// processing_fsm
module processing_fsm(clock, reset, start_signal, size, done, 
                            buf_0_write_en, buf_1_write_en, error_buf_write_en,
                            buf_0_w_data, buf_1_w_data, error_mem_w_data,
                            buf_0_r_data, buf_1_r_data, error_mem_r_data,
                            buf_0_addr, buf_1_addr, error_mem_addr, buf_sel);
export LEC_CHECK = 0
export ABC_AREA = 1
export CAP_MARGIN = 0
export CORE_ASPECT_RATIO = 0.92
export CORE_MARGIN = 2
export CORE_UTILIZATION = 72
export CTS_CLUSTER_DIAMETER = 322
export GPL_TIMING_DRIVEN = 1
export HOLD_SLACK_MARGIN = 0.29
export MAX_ROUTING_LAYER = met5
export MIN_ROUTING_LAYER = met1
export PLACE_DENSITY = 0.82
export SETUP_SLACK_MARGIN = 0.09
export SLEW_MARGIN = 25
export TNS_END_PERCENT = 5
create_clock -name core_clock -period 4.34 [get_ports {clock}]
run.sh (not shown) runs the stock make flow with config.mk's settings and CLKGATE_MAP_FILE=.
The starting point finished but failed the layout checks on negative setup slack.
==> next run, changes <==
CTS_CLUSTER_DIAMETER = 42   (was 322)
HOLD_SLACK_MARGIN = -0.09   (was 0.29)
PLACE_DENSITY = 0.36   (was 0.82)
What happened: The new run produced a layout that fails on negative setup slack. Worst hold slack gets worse by 0.20 ns. Core utilization is higher by 1.3 points. Wire length goes up by 8.3%. Global-route usage rose by 3.2 points. Critical path depth went down by 11. Clock-buffer cell count rose by 13.
==> next run, changes <==
CORE_ASPECT_RATIO = unset   (was 0.92)
CTS_CLUSTER_DIAMETER = unset   (was 42)
CTS_CLUSTER_SIZE = 10   (was unset)
GPL_TIMING_DRIVEN = unset   (was 1)
HOLD_SLACK_MARGIN = unset   (was -0.09)
MAX_ROUTING_LAYER = unset   (was met5)
MIN_ROUTING_LAYER = unset   (was met1)
PLACE_DENSITY = 0.42   (was 0.36)
SETUP_SLACK_MARGIN = 0.37   (was 0.09)
SLEW_MARGIN = 20   (was 25)
TNS_END_PERCENT = 20   (was 5)
clock period = 4.59 ns   (was 4.34 ns; I/O delays follow)
With this change the flow went through all stages and came out clean.
Non-clock buffer count fell by 32.
First-iteration DRC count fell by 17%.
Cell area fell by 2.2%.
Setup slack gains 0.41 ns.
Wire length fell by 9.8%.
Critical path depth rose by 12.
Synthesized cell count does not change.
==> next run, changes <==
ABC_AREA = unset   (was 1)
CAP_MARGIN = 20   (was 0)
CORE_UTILIZATION = 33   (was 72)
CTS_CLUSTER_SIZE = unset   (was 10)
PLACE_DENSITY = unset   (was 0.42)
SETUP_SLACK_MARGIN = unset   (was 0.37)
TNS_END_PERCENT = unset   (was 20)
clock period = 5.51 ns   (was 4.59 ns; I/O delays follow)
=> The new run completed with no timing, DRC or antenna violations; via count is lower by about a fifth; clock-buffer cell count stays the same; utilization is lower by 44 points; routed wire length is lower by about a fifth; worst setup slack gains 0.15 ns; die size is higher by well over a third; clock skew is higher by 0.0072 ns; cell area is lower slightly; flip-flop count does not change.
==> next run, changes <==
CORE_UTILIZATION = 58   (was 33)
CTS_CLUSTER_DIAMETER = 374   (was unset)
TNS_END_PERCENT = 15   (was unset)
clock period = 5.0 ns   (was 5.51 ns; I/O delays follow)
After rerunning: Final cell count fell by about 11%. Via count is higher by about 0.4%. Die size goes down by about 40%. Maximum frequency rises by about 8%.

========
Setup of run A:
Starting RTL as in the previous note.
==> flow/design.v (excerpt) <==
module processing_fsm(clock, reset, start_signal, size, done, 
                            buf_0_write_en, buf_1_write_en, error_buf_write_en,
                            buf_0_w_data, buf_1_w_data, error_mem_w_data,
                            buf_0_r_data, buf_1_r_data, error_mem_r_data,
                            buf_0_addr, buf_1_addr, error_mem_addr, buf_sel);
    input clock;
    input reset;
    input start_signal;
    input size;
    output reg done;
    output reg buf_0_write_en;
    output reg buf_1_write_en;
    output error_buf_write_en; 
    output reg [7:0] buf_0_w_data;
    output reg [7:0] buf_1_w_data;
    output [15:0] error_mem_w_data; 
    input  [7:0] buf_0_r_data;
    input  [7:0] buf_1_r_data;
    input  [15:0] error_mem_r_data; 
    output reg [15:0] buf_0_addr;
    output reg [15:0] buf_1_addr;
    output reg [15:0] error_mem_addr; 
    output reg buf_sel;
    assign error_buf_write_en = 1'b0;
    assign error_mem_w_data = 16'b0;
    parameter PIXEL_OFFSET = 1'b1, LINE_OFFSET = 9'd256, LINE_MAX = 8'd239, PIXELS_PER_LINE = 9'd256;
    parameter MAX_ADDRESS = 18'd61439;
    parameter
        WAIT              = 5'b00000,
        LOAD_MID_ERR      = 5'b00001,
        LOAD_BTM_ERR      = 5'b00010,
        CHECK_PACKET_ERR  = 5'b00011,
        NW_PIXEL          = 5'b00100,
        NORTH_PIXEL       = 5'b00101,
        NE_PIXEL          = 5'b00110,
  ...
clock: 3.53 ns
lec_check: 0
cap_margin: 20
cell_pad_in_sites_detail_placement: 1
core_margin: 3
core_utilization: 62
gpl_routability_driven: 1
gpl_timing_driven: 0
max_routing_layer: met5
min_routing_layer: met2
place_density_lb_addon: 0.19
setup_slack_margin: 0.09
slew_margin: 20
tns_end_percent: 10
As the logs show, run A stopped at 4_1_cts after a tool error, so it never reached the end of the flow.
> inputs changed (run A -> run B)
Settings: CELL_PAD_IN_SITES_DETAIL_PLACEMENT now 0, was 1; MIN_ROUTING_LAYER now met1, was met2; CORE_MARGIN now 8, was 3; PLACE_DENSITY_LB_ADDON now 0.17, was 0.19; CELL_PAD_IN_SITES_GLOBAL_PLACEMENT now 1, previously not set; MAX_ROUTING_LAYER now met4, was met5; CTS_CLUSTER_DIAMETER now 61, previously not set; the clock period (ns, I/O delays scaled along) now 3.96, was 3.53.
Run B completed end to end; final checks failed (setup timing). Die outline width: run B vs run A up 10 µm. In the metrics for run A and run B, the one carrying the lower number of placement rows is run A. Height of the die up 5.0% in run B wrt run A.
Modified inputs, run C compared to run B
Settings: TNS_END_PERCENT no longer set, was 10; CORE_UTILIZATION now 70, was 62; CELL_PAD_IN_SITES_GLOBAL_PLACEMENT no longer set, was 1; CELL_PAD_IN_SITES_DETAIL_PLACEMENT no longer set, was 0; SETUP_SLACK_MARGIN no longer set, was 0.09; PLACE_DENSITY_LB_ADDON no longer set, was 0.17; CORE_MARGIN now 2, was 8; GPL_ROUTABILITY_DRIVEN no longer set, was 1; GPL_TIMING_DRIVEN no longer set, was 0; CTS_CLUSTER_DIAMETER no longer set, was 61; MIN_ROUTING_LAYER no longer set, was met1; MAX_ROUTING_LAYER no longer set, was met4; the clock period (ns, I/O delays scaled along) now 8.6, was 3.96.
Notes after the runs:
Run C reached the end of the flow, and the finished layout is clean on the timing, DRC and antenna checks.
Summary — cell area, run C relative to run B: lower, by 4.6%.
Going from run B to run C, well tap count shrank by about 5.6%, minimum period implied by the final worst setup slack picked up an extra 550 ps.
Input-level comparison between run D and run C:
Settings: CORE_UTILIZATION: 70 -> 72; SETUP_SLACK_MARGIN: unset -> -0.42; PLACE_DENSITY: unset -> 0.79; the clock period (ns, I/O delays scaled along): 8.6 -> 4.24.
==> comparison <==
The final report for run D shows a completed flow and a layout that fails verification, specifically setup timing.
In terms of register clock-pin slew on the reported worst setup and hold paths, run C and run D differ only marginally.
Min instance count after placement with tap cells included across run C and run D: run C
Compared to run C, run D has setup slack 3730 ps lower.
In run D, routing usage on met1 is lower than in run C.
